[design/flow/design.v]
module cache_calc (
    input   logic           i_clk,
    input   logic           i_nreset,
    input   logic           i_srst,
    input   logic           i_en,
    input   logic   [29:0]  i_addr,  
    input   logic           i_wr_ready,
    output  logic           o_miss_cache,
    output  logic   [7:0]   o_mem_addr_cache,
    output  logic   [7:0]   o_mem_addr_load
    );
    logic   [21:0]  addr_tag;
    logic   [2:0]   addr_block;
    logic   [24:0]  addr_tag_block;
    logic   [4:0]   addr_word;
    logic   [2:0]   addr_group;
    logic   [7:0]   hit_tag_block_bus;
    logic   [2:0]   num_hit_tag_block;
    logic           hit_tag_block;
    logic           miss_tag_block;
    logic           miss_word_group;
    logic           reliability_full;
    logic           lru_bit_replace_en;
    logic           miss_block0;
    logic           hit_block0;
    logic           replace_block0;
    logic           miss_block1;
    logic           hit_block1;
    logic           replace_block1;
    logic           miss_block2;
    logic           hit_block2;
    logic           replace_block2;
    logic           miss_block3;
    logic           hit_block3;
    logic           replace_block3;
    logic           miss_block4;
    logic           hit_block4;
    logic           replace_block4;
    logic           miss_block5;
    logic           hit_block5;
    logic           replace_block5;
    logic           miss_block6;
    logic           hit_block6;
    logic           replace_block6;
    logic           miss_block7;
    logic           hit_block7;
    logic           replace_block7;
    logic   [6:0]   lru_bit;
    logic   [2:0]   num_fetch_block;
    logic   [24:0]  tag_block_mem [7:0];
    logic   [2:0]   addr_load_block;
    logic   [4:0]   addr_load_word;
    logic   [2:0]   dust_mem_sel_group;
    logic   [7:0]   dust_mem [7:0];
    assign addr_tag = i_addr[29:8];
    assign addr_block = i_addr[7:5];
    assign addr_tag_block = {addr_tag, addr_block};
    assign addr_word = i_addr[4:0];
    assign addr_group = addr_word[4:2];
    generate
    genvar i;
    for (i = 0; i < 8; i ++) begin: hit_gen
        assign hit_tag_block_bus[i] = i_en && tag_block_mem[i] == addr_tag_block;
    end endgenerate
    always_comb
        casex (hit_tag_block_bus)
            8'bxxxx_xxx1: num_hit_tag_block = 3'd0;
            8'bxxxx_xx10: num_hit_tag_block = 3'd1;
            8'bxxxx_x100: num_hit_tag_block = 3'd2;
            8'bxxxx_1000: num_hit_tag_block = 3'd3;
            8'bxxx1_0000: num_hit_tag_block = 3'd4;
            8'bxx10_0000: num_hit_tag_block = 3'd5;
            8'bx100_0000: num_hit_tag_block = 3'd6;
            8'b1000_0000: num_hit_tag_block = 3'd7;
            default: num_hit_tag_block = 3'd0;
        endcase
    assign hit_tag_block = |hit_tag_block_bus;
    assign miss_tag_block = i_en & !hit_tag_block;
    assign miss_word_group = i_en && dust_mem[num_hit_tag_block][addr_group] == 1'b0;
    assign o_miss_cache = miss_tag_block | miss_word_group;
    assign lru_bit_replace_en = i_en;
    assign miss_block0 = miss_tag_block & !lru_bit[6] & !lru_bit[4] & !lru_bit[0];
    assign hit_block0 = i_en && hit_tag_block && num_hit_tag_block == 'd0;
    assign replace_block0 = lru_bit_replace_en & (miss_block0 | hit_block0);
    assign miss_block1 = miss_tag_block & miss_tag_block & !lru_bit[6] & !lru_bit[4] & lru_bit[0];
    assign hit_block1 = i_en && hit_tag_block && num_hit_tag_block == 'd1;
    assign replace_block1 = lru_bit_replace_en & (miss_block1 | hit_block1);
    assign miss_block2 = miss_tag_block & !lru_bit[6] & lru_bit[4] & !lru_bit[1];
    assign hit_block2 = i_en && hit_tag_block && num_hit_tag_block == 'd2;
    assign replace_block2 = lru_bit_replace_en & (miss_block2 | hit_block2);
    assign miss_block3 = miss_tag_block & !lru_bit[6] & lru_bit[4] & lru_bit[1];
    assign hit_block3 = i_en && hit_tag_block && num_hit_tag_block == 'd3;
    assign replace_block3 = lru_bit_replace_en & (miss_block3 | hit_block3);
    assign miss_block4 = miss_tag_block & lru_bit[6] & !lru_bit[5] & !lru_bit[2];
    assign hit_block4 = i_en && hit_tag_block && num_hit_tag_block == 'd4;
    assign replace_block4 = lru_bit_replace_en & (miss_block4 | hit_block4);
    assign miss_block5 = miss_tag_block & lru_bit[6] & !lru_bit[5] & lru_bit[2];
    assign hit_block5 = i_en && hit_tag_block && num_hit_tag_block == 'd5;
    assign replace_block5 = lru_bit_replace_en & (miss_block5 | hit_block5);
    assign miss_block6 = miss_tag_block & lru_bit[6] & lru_bit[5] & !lru_bit[3];
    assign hit_block6 = i_en && hit_tag_block && num_hit_tag_block == 'd6;
    assign replace_block6 = lru_bit_replace_en & (miss_block6 | hit_block6);
    assign miss_block7 = miss_tag_block & lru_bit[6] & lru_bit[5] & lru_bit[3];
    assign hit_block7 = i_en && hit_tag_block && num_hit_tag_block == 'd7;
    assign replace_block7 = lru_bit_replace_en & (miss_block7 | hit_block7);
    always_ff @(posedge i_clk, negedge i_nreset)
        if (!i_nreset) lru_bit <= 'd0;
        else if (i_srst) lru_bit <= 'd0;
        else if (replace_block0) begin
            lru_bit[6] <= 1'b1;
            lru_bit[4] <= 1'b1;
            lru_bit[0] <= 1'b1;
        end
        else if (replace_block1) begin
            lru_bit[6] <= 1'b1;
            lru_bit[4] <= 1'b1;
            lru_bit[0] <= 1'b0;
        end
        else if (replace_block2) begin
            lru_bit[6] <= 1'b1;
            lru_bit[4] <= 1'b0;
            lru_bit[1] <= 1'b1;
        end
        else if (replace_block3) begin
            lru_bit[6] <= 1'b1;
            lru_bit[4] <= 1'b0;
            lru_bit[1] <= 1'b0;
        end
        else if (replace_block4) begin
            lru_bit[6] <= 1'b0;
            lru_bit[5] <= 1'b1;
            lru_bit[2] <= 1'b1;
        end
        else if (replace_block5) begin
            lru_bit[6] <= 1'b0;
            lru_bit[5] <= 1'b1;
            lru_bit[2] <= 1'b0;
        end
        else if (replace_block6) begin
            lru_bit[6] <= 1'b0;
            lru_bit[5] <= 1'b0;
            lru_bit[3] <= 1'b1;
        end
        else if (replace_block7) begin
            lru_bit[6] <= 1'b0;
            lru_bit[5] <= 1'b0;
            lru_bit[3] <= 1'b0;
        end
    always_comb
        casex (lru_bit)
            7'b0x0_xxx0: num_fetch_block = 3'd0;
            7'b0x0_xxx1: num_fetch_block = 3'd1;
            7'b0x1_xx0x: num_fetch_block = 3'd2;
            7'b0x1_xx1x: num_fetch_block = 3'd3;
            7'b10x_x0xx: num_fetch_block = 3'd4;
            7'b10x_x1xx: num_fetch_block = 3'd5;
            7'b11x_0xxx: num_fetch_block = 3'd6;
            7'b11x_1xxx: num_fetch_block = 3'd7;
            default: num_fetch_block = 3'd0;
        endcase
    always_ff @(posedge i_clk, negedge i_nreset)
        if (!i_nreset) for (int i = 0; i < 8; i ++) tag_block_mem[i] <= 'd0;
        else if (i_srst) for (int i = 0; i < 8; i ++) tag_block_mem[i] <= 'd0;
        else if (miss_tag_block) tag_block_mem[num_fetch_block] <= addr_tag_block;
    assign addr_load_block = o_mem_addr_load[7:5];
    assign addr_load_word = o_mem_addr_load[4:0];
    assign dust_mem_sel_group = addr_load_word[4:2];
    always_ff @(posedge i_clk, negedge i_nreset)
        if (!i_nreset) for (int i = 0; i < 8; i ++) dust_mem[i] <= 'd0;
        else if (i_srst) for (int i = 0; i < 8; i ++) dust_mem[i] <= 'd0;
        else if (miss_tag_block) dust_mem[num_fetch_block] <= 'd0;
        else if (i_wr_ready) dust_mem[addr_load_block][dust_mem_sel_group] <= 1'b1;
    assign o_mem_addr_cache = {num_hit_tag_block, addr_word};
    always_ff @(posedge i_clk, negedge i_nreset)
        if (!i_nreset) o_mem_addr_load <= 'd0;
        else if (i_srst) o_mem_addr_load <= 'd0;
        else if (i_en && miss_tag_block) o_mem_addr_load <= {num_fetch_block, addr_word};
        else if (i_en && miss_word_group) o_mem_addr_load <= {num_hit_tag_block, addr_word};
endmodule
module cache_ahb_ctrl_mem (
    input   logic           i_hclk,
    input   logic           i_hnreset,
    input   logic           i_hsel,
    input   logic   [31:0]  i_haddr,
    input   logic           i_hwrite,
    input   logic   [ 2:0]  i_hsize,
    input   logic   [ 2:0]  i_hburst,
    input   logic   [ 3:0]  i_hprot,
    input   logic   [ 1:0]  i_htrans,
    input   logic           i_hmastlock,
    input   logic           i_hready,
    input   logic   [31:0]  i_hwdata,
    output  logic           o_hready,
    output  logic           o_hresp,
    output  logic   [31:0]  o_hrdata,
    input   logic           i_nbypass,
    input   logic           i_d_cache_en,
    input   logic   [31:0]  i_climit,
    input   logic           i_prefetch_dis,
    input   logic           i_miss_cache,
    input   logic   [7:0]   i_calc_addr_cache,
    input   logic   [7:0]   i_calc_addr_load,
    output  logic           o_calc_srst,
    output  logic           o_calc_en,
    output  logic           o_calc_wr_rdy,
    output  logic   [29:0]  o_calc_addr,
    input   logic           i_sl_hready,
    input   logic           i_sl_hresp,
    input   logic   [31:0]  i_sl_hrdata,
    output  logic           o_sl_hsel,
    output  logic   [31:0]  o_sl_haddr,
    output  logic           o_sl_hwrite,
    output  logic   [2:0]   o_sl_hsize,
    output  logic   [2:0]   o_sl_hburst,
    output  logic   [3:0]   o_sl_hprot,
    output  logic   [1:0]   o_sl_htrans,
    output  logic           o_sl_hmastlock,
    output  logic           o_sl_hready,
    output  logic   [31:0]  o_sl_hwdata,
    input   logic   [31:0]  i_mem_rdata,
    output  logic           o_mem_en,
    output  logic           o_mem_we,
    output  logic   [7:0]   o_mem_addr
    );
    enum logic [3:0] {IDLE, READ_CACHE, PREREAD_FLASH, READ_FLASH,
                      POST_FLASH, READ_POST_FLASH, PREF_ADDR, PREF_DATA,
                      PRETHROUGH, THROUGH} state_list;
    logic           cache_area;
    logic           cache_en;
    logic           request;
    logic           request_read;
    logic           request_read_ready;
    logic           request_reg;
    logic   [31:0]  haddr;
    logic           hwrite;
    logic   [ 2:0]  hsize;
    logic   [ 2:0]  hburst;
    logic   [ 3:0]  hprot;
    logic   [ 1:0]  htrans;
    logic           hmastlock;
    logic   [31:0]  hwdata;
    logic           switch_read_cache;
    logic           switch_preread_flash;
    logic           switch_read_flash;
    logic           switch_pref_addr_pref;
    logic           switch_pref_addr;
    logic           switch_pref_data;
    logic           switch_prethrough;
    logic           switch_through;
    logic   [3:0]   current_state;
    logic   [3:0]   next_state;
    logic           state_idle;
    logic           state_read_cache;
    logic           state_preread_flash;
    logic           state_read_flash;
    logic           state_post_flash;
    logic           state_read_post_flash;
    logic           state_pref_addr;
    logic           state_pref_data;
    logic           state_pretrough;
    logic           state_through;
    logic           gen_addr_rst_flash;
    logic           gen_addr_rst_pref;
    logic           gen_addr_rst;
    logic           gen_addr_set_1;
    logic           gen_addr_inc_flash;
    logic           gen_addr_inc_pref;
    logic           gen_addr_inc;
    logic   [1:0]   gen_addr;
    logic           gen_addr_full;
    logic           mem_gen_addr_rst;
    logic           mem_gen_addr_replace;
    logic   [1:0]   mem_gen_addr;
    logic           mem_gen_addr_full;
    logic           pref_glob_en;
    logic           pref_glob_en_rst;
    logic           pref_full_frame_set;
    logic           pref_full_frame_rst;
    logic           pref_full_frame;
    logic           pref_haddr_full;
    logic           pref_addr_inc_addr;
    logic           pref_addr_inc_data;
    logic           pref_addr_inc;
    logic   [2:0]   pref_addr;
    logic   [27:0]  pref_addr_comb;
    logic           pref_addr_full;
    logic           pref_calc_en;
    logic           mux_request_read;
    logic           mux_read_flash;
    logic           mux_through;
    logic           mux_pref;
    logic           nbypass_reg;
    assign cache_area = i_haddr < i_climit;
    assign cache_en = i_nbypass & cache_area & (!i_hprot[0] | (i_hprot[0] & i_d_cache_en));
    assign request = i_hsel & i_htrans[1] & i_hready;
    assign request_read = request & !i_hwrite & cache_en;
    assign request_read_ready = request_read & o_hready;
    always_ff @(posedge i_hclk, negedge i_hnreset)
        if (!i_hnreset) request_reg <= 'd0;
        else request_reg <= request;
    always_ff @(posedge i_hclk, negedge i_hnreset)
        if (!i_hnreset) haddr <= 'd0;
        else if (request) haddr <= i_haddr;
    always_ff @(posedge i_hclk, negedge i_hnreset)
        if (!i_hnreset) hwrite <= 'd0;
        else if (request) hwrite <= i_hwrite;
    always_ff @(posedge i_hclk, negedge i_hnreset)
        if (!i_hnreset) hsize <= 'd0;
        else if (request) hsize <= i_hsize;
    always_ff @(posedge i_hclk, negedge i_hnreset)
        if (!i_hnreset) hburst <= 'd0;
        else if (request) hburst <= i_hburst;
    always_ff @(posedge i_hclk, negedge i_hnreset)
        if (!i_hnreset) hprot <= 'd0;
        else if (request) hprot <= i_hprot;
    always_ff @(posedge i_hclk, negedge i_hnreset)
        if (!i_hnreset) htrans <= 'd0;
        else if (request) htrans <= i_htrans;
    always_ff @(posedge i_hclk, negedge i_hnreset)
        if (!i_hnreset) hmastlock <= 'd0;
        else if (request) hmastlock <= i_hmastlock;
    always_ff @(posedge i_hclk, negedge i_hnreset)
        if (!i_hnreset) hwdata <= 'd0;
        else if (request_reg) hwdata <= i_hwdata;
    assign o_hready = !state_pretrough & !state_through & !state_preread_flash & !state_read_flash & !state_post_flash
                      | (state_through & i_sl_hready);
    assign o_hresp = state_through ? i_sl_hresp: 1'b0;
    assign o_hrdata = state_read_cache || state_read_post_flash ? i_mem_rdata:
                      state_through ? i_sl_hrdata: 'd0;
    assign switch_read_cache = request_read_ready & !i_miss_cache;
    assign switch_preread_flash = request_read_ready & i_miss_cache & !i_sl_hready;
    assign switch_read_flash = request_read_ready & i_miss_cache & i_sl_hready;
    assign switch_pref_addr_pref = pref_glob_en & !pref_addr_full & !pref_haddr_full;
    assign switch_pref_addr = state_idle & i_sl_hready & !request & !i_prefetch_dis & i_nbypass & switch_pref_addr_pref;
    assign switch_pref_data = !request & !i_hwrite & i_miss_cache & !gen_addr_full & !i_prefetch_dis & i_nbypass;
    assign switch_prethrough = i_hsel & i_htrans[1] & !cache_en & !i_sl_hready;
    assign switch_through = i_hsel & i_htrans[1] & !cache_en & i_sl_hready;
    always_ff @(posedge i_hclk, negedge i_hnreset)
        if (!i_hnreset) current_state <= IDLE;
        else current_state <= next_state;
    always_comb
        case (current_state)
            IDLE:
                if (switch_through)
                    next_state = THROUGH;
                else if (switch_prethrough)
                    next_state = PRETHROUGH;
                else if (switch_read_cache)
                    next_state = READ_CACHE;
                else if (switch_preread_flash)
                    next_state = PREREAD_FLASH;
                else if (switch_read_flash)
                    next_state = READ_FLASH;
                else if (switch_pref_addr)
                    next_state = PREF_ADDR;
                else
                    next_state = IDLE;
            READ_CACHE:
                if (switch_through)
                    next_state = THROUGH;
                else if (switch_prethrough)
                    next_state = PRETHROUGH;
                else if (switch_preread_flash)
                    next_state = PREREAD_FLASH;
                else if (switch_read_flash)
                    next_state = READ_FLASH;
                else if (!request_read_ready)
                    next_state = IDLE;
                else
                    next_state = READ_CACHE;
            PREREAD_FLASH:
                if (i_sl_hready)
                    next_state = READ_FLASH;
                else
                    next_state = PREREAD_FLASH;
            READ_FLASH:
                if (o_calc_wr_rdy)
                    next_state = POST_FLASH;
                else
                    next_state = READ_FLASH;
            POST_FLASH:
                next_state = READ_POST_FLASH;
            READ_POST_FLASH:
                if (switch_through)
                    next_state = THROUGH;
                else if (switch_prethrough)
                    next_state = PRETHROUGH;
                else if (switch_read_cache)
                    next_state = READ_CACHE;
                else if (!request_read_ready)
                    next_state = IDLE;
                else
                    next_state = READ_FLASH;
            PREF_ADDR:
                if (switch_through)
                    next_state = THROUGH;
                else if (switch_prethrough)
                    next_state = PRETHROUGH;
                else if (switch_read_cache)
                    next_state = READ_CACHE;
                else if (switch_preread_flash)
                    next_state = PREREAD_FLASH;
                else if (switch_read_flash)
                    next_state = READ_FLASH;
                else if (i_prefetch_dis || (pref_addr_full && !i_miss_cache))
                    next_state = IDLE;
                else if (switch_pref_data)
                    next_state = PREF_DATA;
                else
                    next_state = PREF_ADDR;
            PREF_DATA:
                if (switch_through)
                    next_state = THROUGH;
                else if (switch_prethrough)
                    next_state = PRETHROUGH;
                else if (switch_read_cache)
                    next_state = READ_CACHE;
                else if (switch_preread_flash)
                    next_state = PREREAD_FLASH;
                else if (switch_read_flash)
                    next_state = READ_FLASH;
                else if (i_prefetch_dis || (pref_full_frame && mem_gen_addr_full && o_calc_wr_rdy))
                    next_state = IDLE;
                else if (switch_pref_addr && !i_miss_cache)
                    next_state = PREF_ADDR;
                else
                    next_state = PREF_DATA;
            PRETHROUGH:
                if (i_sl_hready)
                    next_state = THROUGH;
                else
                    next_state = PRETHROUGH;
            THROUGH:
                if (switch_read_cache)
                    next_state = READ_CACHE;
                else if (switch_preread_flash)
                    next_state = PREREAD_FLASH;
                else if (switch_read_flash)
                    next_state = READ_FLASH;
                else if (i_sl_hready && !request)
                    next_state = IDLE;
                else
                    next_state = THROUGH;
            default:
                next_state = IDLE;
        endcase
    assign state_idle = current_state == IDLE;
    assign state_read_cache = current_state == READ_CACHE;
    assign state_preread_flash = current_state == PREREAD_FLASH;
    assign state_read_flash = current_state == READ_FLASH;
    assign state_post_flash = current_state == POST_FLASH;
    assign state_read_post_flash = current_state == READ_POST_FLASH;
    assign state_pref_addr = current_state == PREF_ADDR;
    assign state_pref_data = current_state == PREF_DATA;
    assign state_pretrough = current_state == PRETHROUGH;
    assign state_through = current_state == THROUGH;
    assign gen_addr_rst_flash = !state_read_flash | (state_read_flash & o_calc_wr_rdy);
    assign gen_addr_rst_pref = !state_pref_addr & !state_pref_data;
    assign gen_addr_rst = !gen_addr_set_1
        & ((switch_read_flash & !i_sl_hready) | (gen_addr_rst_flash & gen_addr_rst_pref));
    assign gen_addr_set_1 = (switch_read_flash | state_preread_flash) & i_sl_hready;
    assign gen_addr_inc_flash = (state_read_flash & i_sl_hready & !mem_gen_addr_full);
    assign gen_addr_inc_pref = (state_pref_addr & i_miss_cache) | (state_pref_data & i_sl_hready & !pref_full_frame);
    assign gen_addr_inc = !gen_addr_rst & !gen_addr_set_1 & (gen_addr_inc_flash | gen_addr_inc_pref);
    always_ff @(posedge i_hclk, negedge i_hnreset)
        if (!i_hnreset) gen_addr <= 'd0;
        else if (gen_addr_rst) gen_addr <= 'd0;
        else if (gen_addr_set_1) gen_addr <= 2'd1;
        else if (gen_addr_inc) gen_addr <= gen_addr + 2'd1;
    assign gen_addr_full = &gen_addr;
    assign mem_gen_addr_rst = switch_read_flash | switch_pref_addr;
    assign mem_gen_addr_replace = o_mem_we;
    always_ff @(posedge i_hclk, negedge i_hnreset)
        if (!i_hnreset) mem_gen_addr <= 'd0;
        else if (mem_gen_addr_rst) mem_gen_addr <= 'd0;
        else if (mem_gen_addr_replace) mem_gen_addr <= gen_addr;
    assign mem_gen_addr_full = &mem_gen_addr;
    assign o_mem_en = switch_read_cache | o_mem_we | state_post_flash;
    assign o_mem_we = (state_read_flash | state_pref_data) & i_sl_hready;
    always_comb
        casex ({switch_read_cache, state_read_flash, state_post_flash, state_pref_data})
            4'b1xxx: o_mem_addr = i_calc_addr_cache;
            4'b01xx: o_mem_addr = {i_calc_addr_load[7:2], mem_gen_addr};
            4'b001x: o_mem_addr = i_calc_addr_load;
            4'b0001: o_mem_addr = {i_calc_addr_load[7:2], mem_gen_addr};
            default: o_mem_addr = 'd0;
        endcase
    assign pref_glob_en_rst = state_through | !i_nbypass | i_prefetch_dis;
    always_ff @(posedge i_hclk, negedge i_hnreset)
        if (!i_hnreset) pref_glob_en <= 'd0;
        else if (pref_glob_en_rst) pref_glob_en <= 1'b0;
        else if (request_read_ready) pref_glob_en <= 1'b1;
    assign pref_full_frame_set = pref_addr_full & gen_addr_full & gen_addr_inc;
    assign pref_full_frame_rst = mem_gen_addr_full & mem_gen_addr_replace & o_calc_wr_rdy;
    always_ff @(posedge i_hclk, negedge i_hnreset)
        if (!i_hnreset) pref_full_frame <= 'd0;
        else if (pref_full_frame_set) pref_full_frame <= 1'b1;
        else if (pref_full_frame_rst) pref_full_frame <= 1'b0;
    assign pref_haddr_full = haddr[6:4] == 3'h7;
    assign pref_addr_inc_addr = state_pref_addr & !i_miss_cache;
    assign pref_addr_inc_data = state_pref_data & gen_addr_full & gen_addr_inc;
    assign pref_addr_inc = (pref_addr_inc_addr | pref_addr_inc_data) & !pref_addr_full;
    always_ff @(posedge i_hclk, negedge i_hnreset)
        if (!i_hnreset) pref_addr <= 'd0;
        else if (switch_pref_addr) pref_addr <= haddr[6:4] + 3'h1;
        else if (pref_addr_inc) pref_addr <= pref_addr + 3'h1;
    assign pref_addr_comb = {haddr[31:7], pref_addr};
    assign pref_addr_full = &pref_addr;
    assign pref_calc_en = !request_read & (state_pref_addr | (state_pref_data & o_calc_wr_rdy & !pref_full_frame));
    assign mux_request_read = request_read & i_miss_cache;
    assign mux_read_flash = state_read_flash & !mem_gen_addr_full | state_preread_flash;
    assign mux_through = (switch_through | state_through) & !switch_read_cache;
    assign mux_pref = (state_pref_addr | state_pref_data) & !pref_full_frame;
    always_comb
        casex ({mux_request_read, mux_read_flash, state_pretrough, mux_through, mux_pref})
            5'b1_xxxx:
                begin
                    o_sl_hsel = 1'b1;
                    o_sl_haddr = {i_haddr[31:4], 4'h0};
                    o_sl_hwrite = 1'b0;
                    o_sl_hsize = 3'h2;
                    o_sl_hburst = i_hburst;
                    o_sl_hprot = i_hprot;
                    o_sl_htrans = i_htrans;
                    o_sl_hmastlock = i_hmastlock;
                    o_sl_hready = i_hready & i_sl_hready;
                    o_sl_hwdata = i_hwdata;
                end
            5'b0_1xxx:
                begin
                    o_sl_hsel = !mem_gen_addr_full;
                    o_sl_haddr = {haddr[31:4], gen_addr, 2'h0};
                    o_sl_hwrite = 1'b0;
                    o_sl_hsize = 3'h2;
                    o_sl_hburst = hburst;
                    o_sl_hprot = hprot;
                    o_sl_htrans = htrans;
                    o_sl_hmastlock = hmastlock;
                    o_sl_hready = i_sl_hready;
                    o_sl_hwdata = 32'd0;
                end
            5'b0_01xx:
                begin
                    o_sl_hsel = 1'b1;
                    o_sl_haddr = haddr;
                    o_sl_hwrite = hwrite;
                    o_sl_hsize = hsize;
                    o_sl_hburst = hburst;
                    o_sl_hprot = hprot;
                    o_sl_htrans = htrans;
                    o_sl_hmastlock = hmastlock;
                    o_sl_hready = i_sl_hready;
                    o_sl_hwdata = hwdata;
                end
            5'b0_001x:
                begin
                    o_sl_hsel = i_hsel;
                    o_sl_haddr = i_haddr;
                    o_sl_hwrite = i_hwrite;
                    o_sl_hsize = i_hsize;
                    o_sl_hburst = i_hburst;
                    o_sl_hprot = i_hprot;
                    o_sl_htrans = i_htrans;
                    o_sl_hmastlock = i_hmastlock;
                    o_sl_hready = i_hready;
                    o_sl_hwdata = i_hwdata;
                end
            5'b0_0001:
                begin
                    o_sl_hsel = !pref_full_frame;
                    o_sl_haddr = {pref_addr_comb, gen_addr, 2'h0};
                    o_sl_hwrite = 1'b0;
                    o_sl_hsize = 3'h2;
                    o_sl_hburst = 3'h0;
                    o_sl_hprot = 4'h1;
                    o_sl_htrans = 2'h2;
                    o_sl_hmastlock = 1'b0;
                    o_sl_hready = i_sl_hready;
                    o_sl_hwdata = 32'd0;
                end
            default:
                begin
                    o_sl_hsel = 1'b0;
                    o_sl_haddr = 32'd0;
                    o_sl_hwrite = 1'b0;
                    o_sl_hsize = 3'h0;
                    o_sl_hburst = 3'h0;
                    o_sl_hprot = 4'h0;
                    o_sl_htrans = 2'h0;
                    o_sl_hmastlock = 1'b0;
                    o_sl_hready = i_sl_hready;
                    o_sl_hwdata = i_hwdata;
                end
        endcase
    always_ff @(posedge i_hclk, negedge i_hnreset)
        if (!i_hnreset) nbypass_reg <= 'd0;
        else nbypass_reg <= i_nbypass;
    assign o_calc_srst = i_nbypass & !nbypass_reg;
    assign o_calc_en = request_read_ready | pref_calc_en;
    assign o_calc_wr_rdy = mem_gen_addr_full & o_mem_we;
    assign o_calc_addr = request_read_ready ? i_haddr[31:2]: {pref_addr_comb, 2'h0};
endmodule
module cache (
    input   logic           i_hclk,
    input   logic           i_hnreset,
    input   logic           i_hsel_m,
    input   logic   [31:0]  i_haddr_m,
    input   logic           i_hwrite_m,
    input   logic   [ 2:0]  i_hsize_m,
    input   logic   [ 2:0]  i_hburst_m,
    input   logic   [ 3:0]  i_hprot_m,
    input   logic   [ 1:0]  i_htrans_m,
    input   logic           i_hmastlock_m,
    input   logic           i_hready_m,
    input   logic   [31:0]  i_hwdata_m,
    output  logic           o_hready_m,
    output  logic           o_hresp_m,
    output  logic   [31:0]  o_hrdata_m,
    input   logic           i_nbypass,
    input   logic   [31:0]  i_climit,
    input   logic           i_d_cache_en,
    output  logic           o_hsel_sl,
    output  logic           o_hready_i_sl,
    output  logic   [31:0]  o_haddr_sl,
    output  logic           o_hwrite_sl,
    output  logic   [2:0]   o_hsize_sl,
    output  logic   [1:0]   o_htrans_sl,
    output  logic   [31:0]  o_hwdata_sl,
    input   logic   [31:0]  i_hrdata_sl,
    input   logic           i_hready_o_sl,
    input   logic           i_hresp_sl,
    output  logic           o_mem_en,
    output  logic           o_mem_we,
    output  logic   [7:0]   o_mem_addr,
    output  logic   [31:0]  o_mem_wdata,
    input   logic   [31:0]  i_mem_rdata
    );
    logic           miss_cache;
    logic           calc_sync_rst;
    logic           calc_en;
    logic   [29:0]  calc_addr;
    logic           calc_wr_rdy;
    logic   [7:0]   calc_mem_addr_cache;
    logic   [7:0]   calc_mem_addr_load;
    logic   [31:0]  mem_rdata;
    logic           mem_en;
    logic           mem_we;
    logic   [7:0]   mem_addr;
    cache_ahb_ctrl_mem cache_ahb_ctrl_mem (
        .i_hclk (i_hclk),
        .i_hnreset (i_hnreset),
        .i_hsel (i_hsel_m),
        .i_haddr (i_haddr_m),
        .i_hwrite (i_hwrite_m),
        .i_hsize (i_hsize_m),
        .i_hburst (i_hburst_m),
        .i_hprot (i_hprot_m),
        .i_htrans (i_htrans_m),
        .i_hmastlock (i_hmastlock_m),
        .i_hready (i_hready_m),
        .i_hwdata (i_hwdata_m),
        .o_hready (o_hready_m),
        .o_hresp (o_hresp_m),
        .o_hrdata (o_hrdata_m),
        .i_nbypass (i_nbypass),
        .i_d_cache_en (i_d_cache_en),
        .i_climit (i_climit),
        .i_prefetch_dis (1'b1),
        .i_miss_cache (miss_cache),
        .i_calc_addr_cache (calc_mem_addr_cache),
        .i_calc_addr_load (calc_mem_addr_load),
        .o_calc_srst (calc_sync_rst),
        .o_calc_en (calc_en),
        .o_calc_wr_rdy (calc_wr_rdy),
        .o_calc_addr (calc_addr),
        .i_sl_hready (i_hready_o_sl),
        .i_sl_hresp (i_hresp_sl),
        .i_sl_hrdata (i_hrdata_sl),
        .o_sl_hsel (o_hsel_sl),
        .o_sl_haddr (o_haddr_sl),
        .o_sl_hwrite (o_hwrite_sl),
        .o_sl_hsize (o_hsize_sl),
        .o_sl_hburst (),
        .o_sl_hprot (),
        .o_sl_htrans (o_htrans_sl),
        .o_sl_hmastlock (),
        .o_sl_hready (o_hready_i_sl),
        .o_sl_hwdata (o_hwdata_sl),
        .i_mem_rdata (mem_rdata),
        .o_mem_en (mem_en),
        .o_mem_we (mem_we),
        .o_mem_addr (mem_addr)
        );
    cache_calc cache_calc (
        .i_clk (i_hclk),
        .i_nreset (i_hnreset),
        .i_srst (calc_sync_rst),
        .i_en (calc_en),
        .i_addr (calc_addr),
        .i_wr_ready (calc_wr_rdy),
        .o_miss_cache (miss_cache),
        .o_mem_addr_cache (calc_mem_addr_cache),
        .o_mem_addr_load (calc_mem_addr_load)
        );
    assign o_mem_en = mem_en;
    assign o_mem_we = mem_we;
    assign o_mem_addr = mem_addr;
    assign o_mem_wdata = i_hrdata_sl;
    assign mem_rdata = i_mem_rdata;
endmodule
[design/flow/run.sh]
#!/bin/bash
# the make line also repeats each setting of config.mk as NAME=value (left out here)
make -C /OpenROAD-flow-scripts/flow DESIGN_CONFIG=/design/flow/config.mk WORK_HOME=/design/flow/orfs CLKGATE_MAP_FILE= finish
[design/flow/config.mk]
export PLATFORM = sky130hd
export DESIGN_NAME = cache
export DESIGN_NICKNAME = cache
export VERILOG_FILES = /design/flow/design.v
export SDC_FILE = /design/flow/constraint.sdc
export NUM_CORES = 4
export LEC_CHECK = 0
export CAP_MARGIN = 20
export CORE_MARGIN = 2
export CORE_UTILIZATION = 72
export CTS_CLUSTER_DIAMETER = 362
export CTS_CLUSTER_SIZE = 46
export PLACE_DENSITY_LB_ADDON = 0.0
export SLEW_MARGIN = 20
[design/flow/constraint.sdc]
create_clock -name core_clock -period 8.55 [get_ports {i_hclk}]
set_input_delay 1.7100 -clock core_clock [delete_from_list [all_inputs] [get_ports {i_hclk}]]
set_output_delay 1.7100 -clock core_clock [all_outputs]
set_load 0.01 [all_outputs]
==> notes.md, run 1 <==
Implementation numbers.

- The stage at which the run stopped is global routing (5_1_grt).
- The area fraction in mux cells is 0.0357.
- The share of flip-flops with an asynchronous set or reset after synthesis is 1.00.
- The unique cell type count in the Yosys netlist is between 100 and 150.
- The number of cells in Yosys stat is around 2,700.
- According to the floorplan report, the die width is 182 um.
- The run stopped with a tool error.
- The clock sink count is 363.
- The cell count after synthesis came out at 2,679.
- After synthesis, the most frequently instantiated cells are sky130_fd_sc_hd__nand2_1, sky130_fd_sc_hd__dfrtp_1, sky130_fd_sc_hd__o21ai_0.
- The region available for standard cell placement spans roughly 0.031 mm^2.
- The cell type contributing the most total cell area after synthesis is sky130_fd_sc_hd__dfrtp_1.
- The xor/xnor share of the synthesized area is 0.0495.
- Routability-driven placement finished with a final weighted congestion of 1.21.
- The synthesis stat section lists a flop and latch total of 363.
- The detailed placer reported the number of placed instances as between 3,000 and 4,000.
- Note, the detailed placer reported a final HPWL of 79.4 mm.
- According to the I/O placement log, the pin count is 330.
- In this run, the synthesized area fraction spent on adder and majority cells is recorded as 0.0186.
- Total global-route track usage over all layers is 0.972.
- The hold buffer count at cts is 0.
- No sink is reached through more buffers than the 3 on the longest clock path.
- The cell at the root of the clock tree is sky130_fd_sc_hd__clkbuf_16.
- The total CTS buffers is 11.
- The synthesized netlist occupies a cell area of 0.0228 mm^2.
- The stat command in Yosys gives a chip area of 0.0228 mm^2.
- After synthesis, the cell types taking the most area are sky130_fd_sc_hd__dfrtp_1, sky130_fd_sc_hd__nand2_1, sky130_fd_sc_hd__o21ai_0.
- The most numerous cell in the Yosys netlist is sky130_fd_sc_hd__nand2_1.
- The placement stage leaves a total instance area of 0.0282 mm^2.
- The number of nets in the synthesized netlist is approximately 2,900.
- Per the synthesis report, the AND-OR/OR-AND share of the synthesized area is 0.215.
- The number of H-tree branching levels is 1.
- The total die size is 0.0331 mm^2.
- The total congestion overflow after global routing is 1,188.
- The area fraction in and, or, nand and nor cells is 0.226.
- The tool reported: "[ERROR GRT-0116] Global routing finished with congestion. Check the congestion regions in the DRC Viewer".
- Looking at the cell usage after synthesis, the top flip-flop cell is sky130_fd_sc_hd__dfrtp_1.
- The core utilization at floorplan is 0.727.
- For reference, the placement row count at floorplan is approximately 65.
- Buffers placed on the I/O ports in this run total 322.
- A synthesized cell averages 8.52 um^2.
- The share of synthesized area in the top cell type comes to 0.397.
- The count of synthesis-stage warnings from yosys is 4.
- Among the non-sequential cells, simple AND/OR/NAND/NOR gates take the most area.
- The vertical die dimension reported for this design is 182 um.
- The sequential-to-total area share from yosys stat is 0.398.
- In this run, synthesis inferred 0 flip-flops with an integrated enable.
[metrics by stage]
step / setup WS, ps / setup TNS [ps] / hold slack, ps
3_3_place_gp: -1190 / -86550 / 428
2_1_floorplan: 727 / 0 / 394
4_1_cts: -182 / -859 / 492
3_5_place_dp: -1430 / -109080 / 452
[per-layer routing]
metal  GRT overflow  global-route usage
met1             59               0.932
met2            654                1.09
met3             96               0.880
met4            359                1.03
met5             20               0.714
[what timing repair did]
| item | CTS |
|---|---|
| setup endpoints to repair | 81 |
| buffers inserted | 76 |
| hold endpoints to repair | 0 |
| cloned | 4 |
| gates resized | 632 |
| pin swaps | 109 |
==> inputs of run 2 (changes only) <==
CORE_UTILIZATION = 66   (was 72)
CTS_CLUSTER_DIAMETER = unset   (was 362)
CTS_CLUSTER_SIZE = unset   (was 46)
HOLD_SLACK_MARGIN = -0.1   (was unset)
MAX_ROUTING_LAYER = met4   (was unset)
PLACE_DENSITY = 0.6   (was unset)
PLACE_DENSITY_LB_ADDON = unset   (was 0.0)
clock period = 10.0 ns   (was 8.55 ns; I/O delays follow)
==> run 2 against run 1 <==
The flow again stops in global routing (5_1_grt). Die area grew 8.9%. Synthesized area did not move. Synthesized cell count did not move.
==> notes.md, run 2 <==
Implementation numbers.

- The flow did not finish.
- The flow halted during global routing (5_1_grt).
- By count the netlist is led by sky130_fd_sc_hd__nand2_1, sky130_fd_sc_hd__dfrtp_1, sky130_fd_sc_hd__o21ai_0.
- The placed wire-length estimate was 78.4 mm (-1.2%).
- The hold buffer count at cts was 0 (unchanged).
- The placer congestion estimate is 1.15 (-4.6%).
- The synthesized area came to 0.0228 mm^2 (unchanged).
- The unique cell type count in the Yosys netlist is 111 (unchanged).
- The area fraction in and, or, nand and nor cells came to 0.226 (unchanged).
- The clock sink count came to 363 (unchanged).
- After synthesis, the cell types taking the most area are sky130_fd_sc_hd__dfrtp_1, sky130_fd_sc_hd__nand2_1, sky130_fd_sc_hd__o21ai_0.
- The count of buffers from port buffering is 322 (unchanged).
- The sequential-to-total area share from yosys stat is 0.398 (unchanged).
- The number of cells in Yosys stat is 2,679 (unchanged).
- The count of synthesis-stage warnings from yosys is 4 (unchanged).
- The net count of the mapped netlist is 2,895 (unchanged).
- In the synthesized netlist, the dominant kind of combinational cell is simple AND/OR/NAND/NOR gates.
- The placed standard-cell area is 0.0279 mm^2 (-1.1%).
- The post-synthesis area per instance is 8.52 um^2 (unchanged).
- The core area is 0.0343 mm^2 (+9.2%).
- The post-synth tally of flip-flops with integrated enable is 0 (unchanged).
- The flip-flop and latch count after synthesis is 363 (unchanged).
- The I/O pin total was 330 (unchanged).
- The number of rows created at floorplan came to 68 (+4.6%).
- The number of H-tree branching levels is 2 (+1).
- The cell type contributing the most total cell area after synthesis is sky130_fd_sc_hd__dfrtp_1.
- The total CTS buffers is 39 (+28).
- The core utilization at floorplan is 0.666 (-0.0614).
- The top cell type's share of synthesized area came to 0.397 (unchanged).
- The most numerous cell in the Yosys netlist is sky130_fd_sc_hd__nand2_1.
- In the synthesized netlist the dominant register cell turns out to be sky130_fd_sc_hd__dfrtp_1.
- The aoi/oai-family share of the synthesized area is 0.215 (unchanged).
- The adder and majority gate portion of the synthesized area is 0.0186 (unchanged).
- The share of flip-flops with an asynchronous set or reset after synthesis is 1.00 (unchanged).
- The tree is rooted in a sky130_fd_sc_hd__clkbuf_16.
- The area fraction in mux cells is 0.0357 (unchanged).
- The area of the synthesized netlist per yosys stat is 0.0228 mm^2 (unchanged).
- The xor/xnor share of the synthesized area is 0.0495 (unchanged).
- The instance tally after logic synthesis was 2,679 (unchanged).
- The floorplan die height was 190 um (+4.4%).
- The width of the die is 190 um (+4.4%).
- The maximum root-to-sink buffer count is 3 (unchanged).
- The total die size is 0.0361 mm^2 (+8.9%).
[run 2: repair_timing]
| action | in CTS |
|---|---|
| gates cloned | 1 |
| pin swaps | 16 |
| setup endpoints to repair | 81 |
| setup buffers | 10 |
| gates resized | 62 |
[run 2: stage by stage]
| step | power [mW] | utilization | setup TNS [ps] | std cells | setup slack [ps] |
|---|---|---|---|---|---|
| 4_1_cts | 4.92 | 0.861 | 0 | 3616 | 2.89 |
| 3_5_place_dp | 3.37 | 0.814 | -27100 | 3537 | -465 |
| 3_3_place_gp | 3.30 | 0.814 | -21500 | 3537 | -415 |
| 2_1_floorplan | 2.60 | - | 0 | 2679 | 1600 |
==> inputs of run 3 (changes only) <==
CORE_UTILIZATION = 56   (was 66)
HOLD_SLACK_MARGIN = unset   (was -0.1)
MAX_ROUTING_LAYER = unset   (was met4)
TNS_END_PERCENT = 5   (was unset)
clock period = 9.81 ns   (was 10.0 ns; I/O delays follow)
==> run 3 against run 2 <==
Die area up 17%. Synthesized cell count unchanged. The layout now fails its checks (negative setup slack). Synthesized area unchanged.
==> notes.md, run 3 <==
Synthesis and place-and-route results.

- The aoi/oai-family share of the synthesized area is 0.215 (unchanged).
- The switching power as a share of total power is 0.352.
- The number of H-tree branching levels is 2 (unchanged).
- The core utilization at floorplan is 0.571 (-0.0952).
- The area fraction in mux cells was 0.0357 (unchanged).
- The power report attributes to the sequential group a share of 0.371.
- The maximum single-stage delay on the critical path is 600 ps.
- The flow reported a cell area power density of 167 mW/mm^2.
- The hold buffer count at cts came to 0 (unchanged).
- OpenSTA lists the critical path startpoint as i_haddr_m[29].
- TritonCTS built the clock tree.
- Per the detailed-route log, wirelength across all metal layers totals 108 mm.
- The final worst-path cycle share is 1.02.
- The via count of the first global-routing pass is 24,233.
- The synthesized area was 0.0228 mm^2 (unchanged).
- The number of buffers and inverters on the critical path is 11.
- The clock latency at the later pin of the worst-skew pair is 590 ps.
- In the final run the clock tree shows a worst skew of 30.3 ps.
- The clock sink count is 363 (unchanged).
- The area fraction in and, or, nand and nor cells was 0.226 (unchanged).
- The area growth from synthesis to layout is 35.6%.
- Setup repair after global routing could not meet its margin everywhere.
- The first global-routing pass estimated between 150 and 200 mm of wire.
- The number of design rule violations left after detail routing is 0.
- The per-cell routed wire length is 28.6 um.
- The xor/xnor share of the synthesized area is 0.0495 (unchanged).
- The placed standard-cell area came to 0.0284 mm^2 (+1.6%).
- The post-synthesis area per instance is 8.52 um^2 (unchanged).
- The adder and majority gate portion of the synthesized area came to 0.0186 (unchanged).
- The power report puts the net switching power at 1.82 mW.
- The time the final worst path needs with I/O delays and setup is 9970 ps.
- The floorplan die height came to 206 um (+8.4%).
- In the global route stage, met2 resource usage came out at 0.729.
- The cell type that accounts for the most area after synthesis is sky130_fd_sc_hd__dfrtp_1.
- The number of antenna violations at the first check in global routing is 15.
- The met3 demand-to-capacity share in global routing is 0.225.
- On the critical path the data arrives at 8000 ps.
- The most numerous cell type found on the critical path is sky130_fd_sc_hd__buf_4.
- Per the synth stats, the flop cell with the highest instance count is sky130_fd_sc_hd__dfrtp_1.
- The total die size came to 0.0424 mm^2 (+17%).
- Endpoints with negative setup slack in the final report add up to 15.
- Yosys reports that the most numerous cell types are sky130_fd_sc_hd__nand2_1, sky130_fd_sc_hd__dfrtp_1, sky130_fd_sc_hd__o21ai_0.
- Hold timing on the final database bottoms out at a slack of roughly 480 ps.
- The maximum fanout along the worst path is 9.
- Once layout is done, the placed cells without fillers occupy 0.0309 mm^2.
- In the power breakdown, the biggest contributor is sequential cells.
- The routed layout has 25,228 vias.
- The required time at the worst-slack endpoint is 7850 ps.
- The number of cells in Yosys stat came to 2,679 (unchanged).
- The flip-flop and latch count after synthesis is 363 (unchanged).
- Ranked by total cell area, the synthesized netlist is headed by sky130_fd_sc_hd__dfrtp_1, sky130_fd_sc_hd__nand2_1, sky130_fd_sc_hd__o21ai_0.
- Per the STA report, the cell with the highest stage delay on the worst path is sky130_fd_sc_hd__clkdlybuf4s50_1.
- The pre-CTS setup slack is -766 ps (-301 ps).
- For flop-to-flop paths, the worst setup slack is roughly 3400 ps.
- The placer congestion estimate is 1.06 (-7.9%).
- Counting instances, the worst hold path has a depth of 0.
- The width of the die is 206 um (+8.4%).
- The placed wire-length estimate is 77.3 mm (-1.4%).
- Global routing finished with a remaining overflow of 0.
- The stage-log warning count is 42.
- The unique cell type count in the Yosys netlist is 111 (unchanged).
- For the worst reg-to-reg path, the endpoint reported by OpenROAD is cache_calc.dust_mem[4][0].
- STA classifies the critical path startpoint as an input pin.
- The share of flip-flops with an asynchronous set or reset after synthesis was 1.00 (unchanged).
- The internal power is 3.36 mW.
- The first TritonRoute pass finished after 6 iterations.
- The capturing instance or port of the critical path is o_mem_addr[6].
- The instance tally after logic synthesis came to 2,679 (unchanged).
- The busiest metal layer after global routing is met2.
- The endpoint of the worst hold-timing path is cache_ahb_ctrl_mem.current_state[6].
- The combinational share of power is 0.323.
- The number of rows created at floorplan came to 73 (+7.4%).
- The area of the synthesized netlist per yosys stat is 0.0228 mm^2 (unchanged).
- The report lists the violated layout checks as negative setup slack.
- The critical register-to-register path startpoint is cache_ahb_ctrl_mem.current_state[5].
- The maximum number of pins on one net before global-route repair is 115.
- The worst reg-to-reg path cell count is 24.
- The clock group power is around 1.6 mW.
- The total chip power is 5.18 mW.
- The maximum root-to-sink buffer count is 3 (unchanged).
- met1 track demand over resource after global routing is 0.609.
- The final timing report gives a worst setup slack of -156 ps.
- In this run, power in combinational logic comes to about 1.7 mW.
- Per the timing report, the achievable frequency comes out to 100 MHz.
- The count of synthesis-stage warnings from yosys was 4 (unchanged).
- The worst setup path is captured at a primary output.
- The post-synth tally of flip-flops with integrated enable is 0 (unchanged).
- The top cell type's share of synthesized area is 0.397 (unchanged).
- The total CTS buffers is 41 (+5.1%).
- The cell class contributing the biggest share of worst-path delay is buffers and inverters.
- The I/O pin total is 330 (unchanged).
- The core area was 0.0400 mm^2 (+17%).
- The final net count is between 3,000 and 4,000.
- The net count of the mapped netlist is 2,895 (unchanged).
- The flow ran to the end, but the layout failed its checks.
- The kind of critical path is input pin to primary output.
- In this run the VDD rail shows a maximum IR drop of 176 uV.
- The worst slew margin relative to its limit is 0.155.
- The cell at the root of the clock tree is sky130_fd_sc_hd__clkbuf_16.
- The number of endpoints with negative hold slack in the final report is 0.
- For this run, the total global-route usage over all layers was measured as 0.504.
- The total leakage power is 14.0 nW.
- By instance count, the leading cell after synthesis is sky130_fd_sc_hd__nand2_1.
- The synthesis run identifies the leading combinational cell family as simple AND/OR/NAND/NOR gates.
- The number of violations reported at the end of detailed-routing iteration 0 is 3,462.
- In the routed layout, each cell is associated on average with a via count of between 6 and 7.
- The sequential logic power is around 1.9 mW.
- The number of nets with antenna violations after detailed routing is 0.
- The count of buffers from port buffering is 322 (unchanged).
- The start point of the worst hold path is cache_ahb_ctrl_mem.current_state[2].
- Per the run summary, max-cap violations total 0.
- The share of total power dissipated in the clock network is 0.307.
- The timing report lists the critical path depth as 28 cells.
- The class of the worst hold path is register to register.
- The slew at the pin with the worst max-slew slack is 1250 ps.
- The clock transition at the registers of the reported paths is around 60 ps.
- The sequential-to-total area share from yosys stat is 0.398 (unchanged).
- The number of pins with negative max-slew slack in the final report is 0.
==> run 3: per-stage QoR <==
step,std cells,utilization,setup TNS [ps]
finish,3796,0.774,-980
floorplan,2679,-,0
detailed placement,3659,0.709,-46030
global route,3790,0.773,-9110
CTS,3750,0.754,-2990
global placement,3659,0.709,-38990
==> run 3: final cells by class <==
| class | instances | area, um^2 |
|---|---|---|
| Antenna cell | 12 | 30.0 |
| Clock buffer | 59 | 1170 |
| Clock inverter | 15 | 194 |
| Fill cell | 2778 | 9060 |
| Inverter | 94 | 353 |
| Multi-Input combinational cell | 2036 | 13100 |
| Sequential cell | 363 | 9090 |
| Tap cell | 525 | 657 |
| Timing Repair Buffer | 692 | 6320 |
==> run 3: metal layers <==
metal  up-vias  wire length, um
met5         -               51
met3       582            16500
met4         8             8700
li1      10583                -
met1     12095            37400
met2      1960            45800
==> run 3: what timing repair did <==
item | CTS | global route
gates cloned | 2 | 0
endpoints found under the hold margin | 0 | 0
buffers inserted | 15 | 30
resized | 79 | 145
pin swaps | 22 | 46
endpoints found under the setup margin | 81 | 81
==> inputs of run 4 (changes only) <==
CELL_PAD_IN_SITES_DETAIL_PLACEMENT = 1   (was unset)
CELL_PAD_IN_SITES_GLOBAL_PLACEMENT = 3   (was unset)
CORE_ASPECT_RATIO = 1.22   (was unset)
CORE_MARGIN = 10   (was 2)
CORE_UTILIZATION = 20   (was 56)
CTS_CLUSTER_SIZE = 45   (was unset)
GPL_ROUTABILITY_DRIVEN = 0   (was unset)
GPL_TIMING_DRIVEN = 0   (was unset)
HOLD_SLACK_MARGIN = 0.11   (was unset)
MIN_ROUTING_LAYER = met2   (was unset)
PLACE_DENSITY = unset   (was 0.6)
PLACE_DENSITY_LB_ADDON = 0.17   (was unset)
SETUP_SLACK_MARGIN = 0.97   (was unset)
TNS_END_PERCENT = unset   (was 5)
clock period = 7.88 ns   (was 9.81 ns; I/O delays follow)
==> run 4 against run 3 <==
The layout still fails its checks (negative setup slack). Largest cell class unchanged. First-iteration DRC count up 58%. Combinational power increased by 47%. Final area up 11%. Clock power is 51% higher. Sequential cell count stayed put. Critical path type unchanged. Count of clock-buffer cells in the layout increased by 8.
==> notes.md, run 4 <==
Synthesis and place-and-route results.

- The count of buffers from port buffering is 322 (unchanged).
- The area of the synthesized netlist per yosys stat is 0.0228 mm^2 (unchanged).
- For reference, the top cells by count after synthesis are sky130_fd_sc_hd__nand2_1, sky130_fd_sc_hd__dfrtp_1, sky130_fd_sc_hd__o21ai_0.
- The via total after detailed routing is 33,608 (+33%).
- The final timing report derives a shortest allowable period of about 9000 ps.
- The number of rows created at floorplan is 136 (+86%).
- The net count of the mapped netlist is 2,895 (unchanged).
- The floorplan die height is 393 um (+91%).
- The number of cells in the design after placement came to 4,530 (+24%).
- The switching power summed over all nets is 2.77 mW (+52%).
- The number of design rule violations left after detail routing came to 0 (unchanged).
- The width of the die is 326 um (+58%).
- The max-capacitance violation count is 0 (unchanged).
- The maximum fanout along the worst path is 5 (-4).
- The most numerous cell in the Yosys netlist is sky130_fd_sc_hd__nand2_1.
- The class of the worst hold path is register to register.
- The number of violations reported at the end of detailed-routing iteration 0 came to 5,471 (+58%).
- The final worst-path cycle share is 1.14 (+0.122).
- The number of filler instances in the final layout came to 13,015 (+370%).
- The TritonCTS clock tree is built.
- The area fraction in and, or, nand and nor cells came to 0.226 (unchanged).
- The worst slew margin relative to its limit is 0.146 (-0.00939).
- The unique cell type count in the Yosys netlist is 111 (unchanged).
- The areal power density over the cells is 211 mW/mm^2 (+26%).
- The adder and majority gate portion of the synthesized area is 0.0186 (unchanged).
- The number of buffers and inverters on the critical path is 15 (+4).
- The xor/xnor share of the synthesized area is 0.0495 (unchanged).
- The launch point of the worst register-to-register path is recorded as cache_ahb_ctrl_mem.current_state[2].
- The slowest stage of the critical path is the sky130_fd_sc_hd__o221ai_4 cell.
- The sequential logic power is 2.42 mW (+26%).
- The dominant power group is combinational cells.
- The worst IR drop on VDD came to 203 uV (+15%).
- The area fraction in mux cells is 0.0357 (unchanged).
- The setup slack after layout is -1090 ps (-934 ps).
- The combinational share of power came to 0.338 (+0.015).
- The total congestion overflow after global routing is 0 (unchanged).
- The commonest register cell after synthesis is sky130_fd_sc_hd__dfrtp_1.
- The share of the core filled with cells in the final layout is 0.305 (-0.469).
- The slew at the pin with the worst max-slew slack is 1280 ps (+27.3 ps).
- The number of H-tree branching levels is 2 (unchanged).
- The hold buffer count at cts is 0 (unchanged).
- The total die size is 0.128 mm^2 (+200%).
- The post-synth tally of flip-flops with integrated enable came to 0 (unchanged).
- The stage-log warning count came to 39 (-7.1%).
- The synthesized area is 0.0228 mm^2 (unchanged).
- Of the combinational cells, the family taking the most area is simple AND/OR/NAND/NOR gates.
- The maximum number of pins on one net before global-route repair is 90 (-22%).
- The detailed-routing iteration count for the pre-antenna-repair pass is 8 (+2).
- The placed wire-length estimate is 112 mm (+45%).
- The capture point of the worst register-to-register path is recorded as cache_calc.tag_block_mem[3][11].
- The switching power as a share of total power is 0.380 (+0.0286).
- The worst hold path cell count is 1 (+1).
- The instance count on the critical path was 30 (+7.1%).
- The top achievable clock speed is around 110 MHz.
- The clock group power is 2.40 mW (+51%).
- The total negative slack for setup checks is -79,760 ps (-78,780 ps).
- The internal power is 4.51 mW (+34%).
- The maximum root-to-sink buffer count is 3 (unchanged).
- The clock transition at the registers of the reported paths is 60 ps (about the same).
- The worst reg-to-reg path cell count is 20 (-17%).
- The detailed-route wire length is 157 mm (+45%).
- The number of antenna violations at the first check in global routing came to 0 (-15).
- The cell at the root of the clock tree is sky130_fd_sc_hd__clkbuf_16.
- Sorting the Yosys area breakdown by cell type puts at the top sky130_fd_sc_hd__dfrtp_1.
- The violated checks flagged are negative setup slack.
- The core utilization at floorplan is 0.202 (-0.369).
- The top cell type's share of synthesized area is 0.397 (unchanged).
- The maximum single-stage delay on the critical path was 410 ps (-190 ps).
- The I/O pin total is 330 (unchanged).
- The number of cells in Yosys stat is 2,679 (unchanged).
- The core area came to 0.113 mm^2 (+180%).
- The type of element capturing the critical path is a primary output.
- The via-per-instance ratio is 6.92 (+4.1%).
- The power of the combinational group is 2.46 mW (+47%).
- The area growth from synthesis to layout is 50.9%.
- The via count of the first global-routing pass is 38,104 (+57%).
- The part of the power in registers is 0.332 (-0.039).
- The final net count was 3,471 (+0.78%).
- The total leakage power came to 14.1 nW (+0.51%).
- The clock power share is 0.329 (+0.022).
- The start point of the worst hold path is cache_ahb_ctrl_mem.htrans[1].
- The worst path arrival time is 7390 ps (-610 ps).
- The endpoint of the worst hold-timing path is cache_ahb_ctrl_mem.htrans[1].
- The sequential-to-total area share from yosys stat came to 0.398 (unchanged).
- The first-pass GRT wire length came to 215 mm (+38%).
- The clock latency at the later pin of the worst-skew pair came to 640 ps (+50 ps).
- The clock tree skew after final layout is 43.6 ps (+13.2 ps).
- The number of endpoints with negative hold slack in the final report was 0 (unchanged).
- The clock sink count is 363 (unchanged).
- The share of flip-flops with an asynchronous set or reset after synthesis is 1.00 (unchanged).
- The instance tally after logic synthesis came to 2,679 (unchanged).
- The kind of critical path is input pin to primary output.
- The flow ran to the end, but the layout failed its checks.
- The required time at the worst-slack endpoint came to 6300 ps (-1550 ps).
- Sorting the synthesized cells by area gives the leading types as sky130_fd_sc_hd__dfrtp_1, sky130_fd_sc_hd__nand2_1, sky130_fd_sc_hd__o21ai_0.
- The total of endpoints with negative setup slack in the final report is 81 (+66).
- The cell class contributing the biggest share of worst-path delay is buffers and inverters.
- Setup repair after global routing could not meet its margin everywhere.
- The flip-flop and latch count after synthesis is 363 (unchanged).
- The worst setup slack for register-to-register paths came to 1760 ps (-1670 ps).
- OpenSTA lists the critical path startpoint as i_haddr_m[7].
- The aoi/oai-family share of the synthesized area is 0.215 (unchanged).
- The number of nets with antenna violations after detailed routing is 0 (unchanged).
- The number of non-filler instances in the completed layout is 4,857 (+28%).
- The worst setup path is launched from an input pin.
- The count of synthesis-stage warnings from yosys was 4 (unchanged).
- Following the worst setup path forward leads to its endpoint at o_haddr_sl[21].
- The per-cell routed wire length came to 32.4 um (+14%).
- The number of pins with negative max-slew slack in the final report is 0 (unchanged).
- The post-synthesis area per instance is 8.52 um^2 (unchanged).
- The total CTS buffers is 46 (+12%).
- The all-layer global routing usage is 0.361 (-0.143).
- The most numerous cell on the critical path is sky130_fd_sc_hd__buf_6.
## run 4: repair_timing
action | in CTS | in global routing
gates resized | 1041 | 109
setup endpoints to repair | 365 | 185
gates cloned | 11 | 2
buffers inserted | 158 | 23
pin swaps | 145 | 54
## run 4: cell type report
class	count	area, um^2	area share
multi-input combinational	2036	14600	0.422
buffer	186	1430	0.0416
inverter	94	399	0.0116
clock buffer	67	1330	0.0386
clock inverter	16	273	0.00792
antenna	49	123	0.00356
tap	1518	1900	0.0551
sequential	363	9080	0.264
timing repair buffer	528	5350	0.155
## run 4: per-stage QoR
step / hold WS [ps] / setup slack, ps / power [mW] / area, um^2
2_1_floorplan: 394 / 662 / 3.33 / 23400
5_1_grt: 505 / -1140 / 7.52 / 34300
4_1_cts: 478 / -617 / 7.08 / 33600
6_report: 475 / -1090 / 7.27 / 34400
3_5_place_dp: 449 / -3620 / 4.47 / 28900
3_3_place_gp: 448 / -12490 / 4.41 / 28500
## run 4: per-layer routing
| metal | routed length [um] | GRT usage | up-vias |
|---|---|---|---|
| li1 | - | - | 10603 |
| met1 | 0 | - | 11078 |
| met2 | 76200 | 0.413 | 10686 |
| met3 | 63100 | 0.457 | 1150 |
| met4 | 15100 | 0.121 | 91 |
| met5 | 3060 | 0.216 | - |
==> inputs of run 5 (changes only) <==
CELL_PAD_IN_SITES_DETAIL_PLACEMENT = unset   (was 1)
CELL_PAD_IN_SITES_GLOBAL_PLACEMENT = 2   (was 3)
CORE_ASPECT_RATIO = unset   (was 1.22)
CORE_MARGIN = 2   (was 10)
CORE_UTILIZATION = 67   (was 20)
CTS_CLUSTER_SIZE = 35   (was 45)
GPL_ROUTABILITY_DRIVEN = unset   (was 0)
GPL_TIMING_DRIVEN = unset   (was 0)
HOLD_SLACK_MARGIN = 0.26   (was 0.11)
MAX_ROUTING_LAYER = met4   (was unset)
MIN_ROUTING_LAYER = unset   (was met2)
PLACE_DENSITY_LB_ADDON = 0.28   (was 0.17)
SETUP_SLACK_MARGIN = unset   (was 0.97)
clock period = 9.0 ns   (was 7.88 ns; I/O delays follow)
==> run 5 against run 4 <==
The run now fails in global placement without I/O (3_1_place_gp_skip_io). Synthesized area unchanged. Synthesized cell count unchanged. Die area decreased by 72%.
==> notes.md, run 5 <==
Implementation numbers.

- The total die size is 0.0356 mm^2 (-72%).
- The tool reported: "[ERROR FLW-0024] Place density exceeds 1.0 (current PLACE_DENSITY_LB_ADDON =  0.28). Please check if the value of  PLACE_DENSITY_LB_ADDON is between 0 and 0.99".
- The area fraction in mux cells is 0.0357 (unchanged).
- Among the non-sequential cells, simple AND/OR/NAND/NOR gates take the most area.
- The synthesized area came to 0.0228 mm^2 (unchanged).
- By instance count, the leading cell after synthesis is sky130_fd_sc_hd__nand2_1.
- The adder and majority gate portion of the synthesized area came to 0.0186 (unchanged).
- The width of the die is 189 um (-42%).
- The main area contributors are sky130_fd_sc_hd__dfrtp_1, sky130_fd_sc_hd__nand2_1, sky130_fd_sc_hd__o21ai_0.
- The count of synthesis-stage warnings from yosys is 4 (unchanged).
- The commonest register cell after synthesis is sky130_fd_sc_hd__dfrtp_1.
- The floorplan die height is 189 um (-52%).
- The stage at which the run stopped is global placement without I/O (3_1_place_gp_skip_io).
- The number of cells in Yosys stat is 2,679 (unchanged).
- The area fraction in and, or, nand and nor cells is 0.226 (unchanged).
- The post-synthesis area per instance was 8.52 um^2 (unchanged).
- The top cell type's share of synthesized area is 0.397 (unchanged).
- The flip-flop and latch count after synthesis is 363 (unchanged).
- The post-synth tally of flip-flops with integrated enable came to 0 (unchanged).
- The instance tally after logic synthesis is 2,679 (unchanged).
- The unique cell type count in the Yosys netlist came to 111 (unchanged).
- The share of flip-flops with an asynchronous set or reset after synthesis is 1.00 (unchanged).
- The area of the synthesized netlist per yosys stat was 0.0228 mm^2 (unchanged).
- The core utilization at floorplan is 0.681 (+0.479).
- The net count of the mapped netlist is 2,895 (unchanged).
- The core area is 0.0335 mm^2 (-70%).
- Yosys reports that the most numerous cell types are sky130_fd_sc_hd__nand2_1, sky130_fd_sc_hd__dfrtp_1, sky130_fd_sc_hd__o21ai_0.
- The xor/xnor share of the synthesized area is 0.0495 (unchanged).
- The sequential-to-total area share from yosys stat came to 0.398 (unchanged).
- The number of rows created at floorplan came to 67 (-51%).
- The aoi/oai-family share of the synthesized area is 0.215 (unchanged).
- The run stopped with a tool error.
- The cell type contributing the most total cell area after synthesis is sky130_fd_sc_hd__dfrtp_1.
==> inputs of run 6 (changes only) <==
CELL_PAD_IN_SITES_GLOBAL_PLACEMENT = unset   (was 2)
CORE_UTILIZATION = 68   (was 67)
CTS_CLUSTER_SIZE = 37   (was 35)
HOLD_SLACK_MARGIN = unset   (was 0.26)
MAX_ROUTING_LAYER = unset   (was met4)
PLACE_DENSITY = 0.8   (was unset)
PLACE_DENSITY_LB_ADDON = unset   (was 0.28)
TNS_END_PERCENT = 5   (was unset)
clock period = 9.4 ns   (was 9.0 ns; I/O delays follow)
==> run 6 against run 5 <==
The flow stops in global routing (5_1_grt). Synthesized cell count did not move. Die area is 1.4% lower. Synthesized area stayed put.
==> notes.md, run 6 <==
Implementation numbers.

- The cell at the root of the clock tree is sky130_fd_sc_hd__clkbuf_16.
- The placed wire-length estimate is 76.0 mm.
- The number of rows created at floorplan is 67 (unchanged).
- The share of flip-flops with an asynchronous set or reset after synthesis was 1.00 (unchanged).
- The width of the die is 187 um (-0.72%).
- The clock sink count is 363.
- The biggest combinational cell group after synthesis is simple AND/OR/NAND/NOR gates.
- The area fraction in and, or, nand and nor cells is 0.226 (unchanged).
- The total congestion overflow after global routing is 328.
- The total die size was 0.0351 mm^2 (-1.4%).
- The cell type that accounts for the most area after synthesis is sky130_fd_sc_hd__dfrtp_1.
- The core utilization at floorplan was 0.686 (+0.00514).
- The flip-flop and latch count after synthesis was 363 (unchanged).
- The area fraction in mux cells is 0.0357 (unchanged).
- The core area is 0.0333 mm^2 (-0.75%).
- The synthesized area is 0.0228 mm^2 (unchanged).
- The aoi/oai-family share of the synthesized area came to 0.215 (unchanged).
- Per the CTS log, the buffer count on the longest clock path is 3.
- The all-layer global routing usage is 0.863.
- The post-synthesis area per instance is 8.52 um^2 (unchanged).
- For reference, the top cells by area after synthesis are sky130_fd_sc_hd__dfrtp_1, sky130_fd_sc_hd__nand2_1, sky130_fd_sc_hd__o21ai_0.
- The net count of the mapped netlist came to 2,895 (unchanged).
- Among all cell types in the netlist, the one instantiated most often is sky130_fd_sc_hd__nand2_1.
- The xor/xnor share of the synthesized area was 0.0495 (unchanged).
- The adder and majority gate portion of the synthesized area is 0.0186 (unchanged).
- The area of the synthesized netlist per yosys stat came to 0.0228 mm^2 (unchanged).
- Summing all placed instances gives a cell area of around 0.028 mm^2.
- The number of H-tree branching levels is 2.
- In this run the count of I/O pins placed on the die edge is 330.
- The first error in the log reads "[ERROR GRT-0232] Routing congestion too high. Check the congestion heatmap in the GUI".
- RePlAce ended its routability-driven mode at a weighted congestion of between 1 and 1.5.
- The post-synth tally of flip-flops with integrated enable came to 0 (unchanged).
- The count of synthesis-stage warnings from yosys is 4 (unchanged).
- The number of cells in Yosys stat is 2,679 (unchanged).
- The floorplan die height is 187 um (-0.72%).
- The commonest cells after synthesis are sky130_fd_sc_hd__nand2_1, sky130_fd_sc_hd__dfrtp_1, sky130_fd_sc_hd__o21ai_0.
- The unique cell type count in the Yosys netlist is 111 (unchanged).
- The run stopped with a tool error.
- The hold buffer count at cts is 0.
- The total CTS buffers is 39.
- The sequential-to-total area share from yosys stat was 0.398 (unchanged).
- The top cell type's share of synthesized area is 0.397 (unchanged).
- Input and output buffers added on the ports amount to 322.
- The flow stopped in global routing (5_1_grt).
- The instance tally after logic synthesis was 2,679 (unchanged).
- The commonest register cell after synthesis is sky130_fd_sc_hd__dfrtp_1.
- The pre-CTS setup slack is -743 ps.
run 6: metrics by stage:
| step | instances | utilization |
|---|---|---|
| after floorplan | 2679 | - |
| after global placement | 3550 | 0.843 |
| after CTS | 3640 | 0.899 |
| after detailed placement | 3550 | 0.843 |
run 6: routing by layer:
metal | overflow | track usage
met5 | 3 | 0.510
met2 | 161 | 0.979
met3 | 33 | 0.763
met4 | 108 | 0.846
met1 | 23 | 0.867
run 6: timing repair:
| action | CTS |
|---|---|
| setup buffers | 19 |
| endpoints found under the hold margin | 0 |
| gates resized | 157 |
| pin swaps | 28 |
| endpoints found under the setup margin | 81 |
| cloned | 3 |
Power figures rest on the tool's default switching activity, not on a simulated workload.
